==> flow/design.v <==
module fullreg #(  parameter N = 16 )(
    input [N-1:0] d,
    output reg [N-1:0] q,
    input clk,
    input en,
    input clr,  
    input rst   
    );
always @(posedge clk,posedge rst) begin
    if(rst)
        q<=0;
    else    
    if(en==1)begin
        if(clr)
            q<=0;
        else
            q<=d;
    end
end
endmodule
module exp_adder_bias (
    input  wire [7:0] exp1,    
    input  wire [7:0] exp2,    
    output wire [7:0] exp_out  
);
    wire [8:0] sum;            
    wire [8:0] sum_minus_bias;
    assign sum = exp1 + exp2;
    assign sum_minus_bias = sum - 9'd127;
    assign exp_out = sum_minus_bias[7:0];
endmodule
module exp_normalizer (
    input  wire        msb_mult,    
    input  wire [7:0]  exp_in,      
    output wire [7:0]  exp_out      
);
    assign exp_out = msb_mult ? (exp_in + 8'd1) : exp_in;
endmodule
module mantissa_normalizer (
    input  wire [47:0] mult_out,    
    output wire [23:0] mant_out     
);
    assign mant_out = mult_out[47] ? 
                      mult_out[47:24] : 
                      mult_out[46:23];
endmodule
module mult24 (
    input  wire [23:0] a,    
    input  wire [23:0] b,    
    output wire [47:0] p     
);
    assign p = $unsigned(a) * $unsigned(b);
endmodule
module fp32mult (
    input  wire [31:0] x1,
    input  wire [31:0] x2,
    input  wire        en,
    input  wire        rst,
    input  wire        clk,
    output wire [31:0] y,
    output wire        ready
);
    wire [31:0] x1_reg;
    wire [31:0] x2_reg;
    fullreg #(32) reg_x1 (.clk(clk), .rst(rst), .clr(1'b0), .en(en), .d(x1), .q(x1_reg));
    fullreg #(32) reg_x2 (.clk(clk), .rst(rst), .clr(1'b0), .en(en), .d(x2), .q(x2_reg));
    wire sign1 = x1_reg[31];
    wire sign2 = x2_reg[31];
    wire [7:0] exp1 = x1_reg[30:23];
    wire [7:0] exp2 = x2_reg[30:23];
    wire [23:0] mant1 = {1'b1, x1_reg[22:0]};  
    wire [23:0] mant2 = {1'b1, x2_reg[22:0]};
    wire sign_result = sign1 ^ sign2;
    wire [7:0] exp_sum;
      wire en_d1;
    wire en_d2;
    exp_adder_bias exp_add_inst (
        .exp1(exp1),
        .exp2(exp2),
        .exp_out(exp_sum)
    );
    wire [47:0] mant_product;
    mult24 mult_inst (
        .a(mant1),
        .b(mant2),
        .p(mant_product)
    );
    wire [7:0] exp_norm;
    exp_normalizer exp_norm_inst (
        .msb_mult(mant_product[47]),
        .exp_in(exp_sum),
        .exp_out(exp_norm)
    );
    wire [23:0] mant_norm;
    mantissa_normalizer mant_norm_inst (
        .mult_out(mant_product),
        .mant_out(mant_norm)
    );
    wire [31:0] result_comb;
    assign result_comb = {sign_result, exp_norm, mant_norm[22:0]};
    fullreg #(32) reg_out (
        .clk(clk),
        .rst(rst),
        .clr(1'b0),
        .en(en_d1),
        .d(result_comb),
        .q(y)
    );
    fullreg #(1) reg_en_stage1 (
        .clk(clk),
        .rst(rst),
        .clr(1'b0),
        .en(1'b1),
        .d(en),
        .q(en_d1)
    );
    fullreg #(1) reg_en_stage2 (
        .clk(clk),
        .rst(rst),
        .clr(1'b0),
        .en(1'b1),
        .d(en_d1),
        .q(en_d2)
    );
    assign ready = en_d2;
endmodule
Settings: LEC_CHECK=0, CAP_MARGIN=35, CORE_MARGIN=2, CORE_UTILIZATION=41, CTS_CLUSTER_DIAMETER=366, CTS_CLUSTER_SIZE=100, GPL_ROUTABILITY_DRIVEN=1, MIN_ROUTING_LAYER=met1, SLEW_MARGIN=20, TNS_END_PERCENT=10; clock period 12.4 ns.
run.sh (not shown) runs the stock make flow with config.mk's settings and CLKGATE_MAP_FILE=.
==> next run, changes <==
==> flow/config.mk (replaced) <==
export PLATFORM = sky130hd
export DESIGN_NAME = fp32mult
export DESIGN_NICKNAME = fp32mult
export VERILOG_FILES = /design/flow/design.v
export SDC_FILE = /design/flow/constraint.sdc
export NUM_CORES = 4
export LEC_CHECK = 0
export CAP_MARGIN = 20
export CORE_MARGIN = 2
export CORE_UTILIZATION = 40
export SLEW_MARGIN = 20
==> flow/constraint.sdc (replaced) <==
create_clock -name core_clock -period 10.0 [get_ports {clk}]
set_input_delay 2.0000 -clock core_clock [delete_from_list [all_inputs] [get_ports {clk}]]
set_output_delay 2.0000 -clock core_clock [all_outputs]
set_load 0.01 [all_outputs]
Routed wire length goes down by 0.99%.
Synthesized area does not change.
Via count drops by 0.49%.
Non-clock buffer count falls by 14.
Critical path depth goes up by 3.
Sequential cell count is unchanged.
==> next run, changes <==
--- a/flow/config.mk
+++ b/flow/config.mk
@@ -10,2 +10,3 @@
 export CORE_UTILIZATION = 40
-export SLEW_MARGIN = 20
+export MAX_ROUTING_LAYER = met4
+export SLEW_MARGIN = 5
Utilization goes up by 0.19 points.
Non-clock buffer count goes up by 5.
Count of clock-buffer cells in the layout is unchanged.
Final cell count is about the same.
Global-route usage goes up by 0.69 points.
Worst setup slack gets worse by 8.9 ps.
Synthesized area stays the same.
Cell area goes up by 0.44%.
==> next run, changes <==
--- a/flow/config.mk
+++ b/flow/config.mk
@@ -7,6 +7,11 @@
 export LEC_CHECK = 0
+export ABC_AREA = 0
 export CAP_MARGIN = 20
-export CORE_MARGIN = 2
-export CORE_UTILIZATION = 40
-export MAX_ROUTING_LAYER = met4
-export SLEW_MARGIN = 5
+export CELL_PAD_IN_SITES_GLOBAL_PLACEMENT = 1
+export CORE_ASPECT_RATIO = 1.48
+export CORE_MARGIN = 10
+export CORE_UTILIZATION = 38
+export CTS_CLUSTER_SIZE = 45
+export GPL_TIMING_DRIVEN = 0
+export SLEW_MARGIN = 25
+export TNS_END_PERCENT = 10
After rerunning: Final cell count goes up by a few percent; worst setup slack got worse by 37 ps; synthesized cell count stays the same; via count goes up by a few percent; hold slack got worse by 52 ps; fmax goes down slightly.

* * *

Starts from the design.v that is shown in full above.
Settings: LEC_CHECK=0, CAP_MARGIN=20, CORE_MARGIN=2, CORE_UTILIZATION=63, CTS_CLUSTER_DIAMETER=200, CTS_CLUSTER_SIZE=100, SLEW_MARGIN=20; clock period 10.0 ns.
The first run finished with timing, DRC and antenna clean.
==> next run, changes <==
Settings changed: CTS_CLUSTER_DIAMETER 200 to unset, CTS_CLUSTER_SIZE 100 to unset, SETUP_SLACK_MARGIN set to 1.37.
Clock period 10.0 ns to 5.57 ns, I/O delays scaled along.
=>
- The changed run finished with negative setup slack left
- worst setup slack is worse by 3.0 ns
- synthesized area does not change
- critical path depth came out higher by 2
- clock skew stays flat
- sequential cell count is unchanged
- wire length came out higher by roughly a tenth
- final cell count came out higher by roughly a tenth
==> next run, changes <==
Settings changed: ABC_AREA set to 1, CORE_UTILIZATION 63 to 64, CTS_CLUSTER_SIZE set to 99, SETUP_SLACK_MARGIN 1.37 to unset.
Clock period 5.57 ns to 6.72 ns, I/O delays scaled along.
With this change the flow produced a clean layout.
Clock skew rose by 0.021 ns.
Non-clock buffer count is lower by 150.
First-iteration DRC count went up by 21%.
Worst setup slack is better by 1.6 ns.
Worst hold slack got worse by 0.026 ns.
Routed wire length came out higher by 5.4%.
==> next run, changes <==
Settings changed: CORE_MARGIN 2 to 10, CORE_UTILIZATION 64 to 48, CTS_CLUSTER_SIZE 99 to unset.
Clock period 6.72 ns to 10.0 ns, I/O delays scaled along.
After rerunning:
- wire length shrinks by 2.8%
- setup slack gains 2.3 ns

* * *

== lane 1 ==
RTL: the design.v shown in full above, as it stands there.
export LEC_CHECK = 0
export CAP_MARGIN = 20
export CORE_MARGIN = 2
export CORE_UTILIZATION = 40
export CTS_CLUSTER_SIZE = 66
export GPL_ROUTABILITY_DRIVEN = 1
export HOLD_SLACK_MARGIN = -0.03
export MAX_ROUTING_LAYER = met4
export SLEW_MARGIN = 5
export TNS_END_PERCENT = 45
create_clock -name core_clock -period 10.0 [get_ports {clk}]
--- input diff lane 1..lane 2 ---
--- a/flow/config.mk
+++ b/flow/config.mk
@@ -10,7 +10,2 @@
 export CORE_UTILIZATION = 40
-export CTS_CLUSTER_SIZE = 66
-export GPL_ROUTABILITY_DRIVEN = 1
-export HOLD_SLACK_MARGIN = -0.03
-export MAX_ROUTING_LAYER = met4
-export SLEW_MARGIN = 5
-export TNS_END_PERCENT = 45
+export SLEW_MARGIN = 20
==> flow/constraint.sdc <==
create_clock -name core_clock -period 8.69 [get_ports {clk}]
set_input_delay 1.7380 -clock core_clock [delete_from_list [all_inputs] [get_ports {clk}]]
set_output_delay 1.7380 -clock core_clock [all_outputs]
set_load 0.01 [all_outputs]
Notes after the runs:
Both conditions hold for lane 2: the flow ran to the end and the final layout passed the timing, DRC and antenna checks. Between lane 1 and lane 2, the flow reports detailed-route wire length per cell increasing slightly. Lane 2 vs lane 1, source of the critical timing path: reg_x1.q[22]$_DFFE_PP0P_ vs reg_x2.q[8]$_DFFE_PP0P_. [compare] base=lane 1 new=lane 2: first-pass GRT wire length increased by 1.7% relative to the old numbers; global routing met2 resource utilization increased by 1.1 points relative to the old numbers; worst slew margin relative to its limit decreased by 1.2 points relative to the old numbers. Compared with lane 1, in lane 2 flop share of the area comparable, area growth from synthesis to final layout now larger, data arrival time of the critical path now smaller, worst path required time now smaller, count of non-filler cells in the finished layout now larger.
Changes in lane 3 relative to lane 2:
--- a/flow/config.mk
+++ b/flow/config.mk
@@ -8,4 +8,5 @@
 export CAP_MARGIN = 20
-export CORE_MARGIN = 2
+export CORE_MARGIN = 10
 export CORE_UTILIZATION = 40
+export HOLD_SLACK_MARGIN = -0.01
 export SLEW_MARGIN = 20
==> flow/constraint.sdc <==
create_clock -name core_clock -period 10.0 [get_ports {clk}]
set_input_delay 2.0000 -clock core_clock [delete_from_list [all_inputs] [get_ports {clk}]]
set_output_delay 2.0000 -clock core_clock [all_outputs]
set_load 0.01 [all_outputs]
- In the metrics for lane 3 and lane 2, the one carrying the lower number of cells on the worst reg-to-reg path is lane 2.
- Lane 3 vs. lane 2: setup slack at placement now sits higher, global-route usage went down by 3.3 points, first-iteration DRC count grew by 66.
- Lane 2 → lane 3: setup slack increased 0.99 ns; global-route met2 utilization saw a decrease; number of sinks on the clock net shows no meaningful change.
For lane 4, these inputs were changed with respect to lane 3:
--- a/flow/config.mk
+++ b/flow/config.mk
@@ -7,6 +7,7 @@
 export LEC_CHECK = 0
+export ABC_AREA = 0
 export CAP_MARGIN = 20
+export CELL_PAD_IN_SITES_GLOBAL_PLACEMENT = 1
 export CORE_MARGIN = 10
-export CORE_UTILIZATION = 40
-export HOLD_SLACK_MARGIN = -0.01
-export SLEW_MARGIN = 20
+export CORE_UTILIZATION = 48
+export SLEW_MARGIN = 25
[summary]
[compare] base=lane 3 new=lane 4: actual transition at the worst max-transition pin fell 0.17 ns; area growth from synthesis to layout fell 0.78 points; core utilization rose 8.8 points; wire length rose about 4%. Min global-route usage across lane 4 and lane 3: lane 3. Taking lane 3 as the reference point, the combinational share of cell area of lane 4 rises by 0.51 points. As of lane 4, via-per-instance ratio had risen by a few percent compared to lane 3. Compared lane 4 vs lane 3, and number of tap instances is down in lane 4.
Setup changes, lane 4 to lane 5
--- a/flow/config.mk
+++ b/flow/config.mk
@@ -7,7 +7,9 @@
 export LEC_CHECK = 0
-export ABC_AREA = 0
 export CAP_MARGIN = 20
-export CELL_PAD_IN_SITES_GLOBAL_PLACEMENT = 1
-export CORE_MARGIN = 10
-export CORE_UTILIZATION = 48
-export SLEW_MARGIN = 25
+export CORE_ASPECT_RATIO = 0.5
+export CORE_MARGIN = 2
+export CORE_UTILIZATION = 56
+export CTS_CLUSTER_DIAMETER = 200
+export CTS_CLUSTER_SIZE = 100
+export SLEW_MARGIN = 20
+export TNS_END_PERCENT = 25
## What came out
Fmax: lane 5 above lane 4. Worst slew margin relative to its limit: lower on lane 5. Diff lane 4 -> lane 5: non-clock buffer area fraction after layout has remained practically unchanged, routed wire length on met3 has increased, data required time at the worst endpoint has increased.
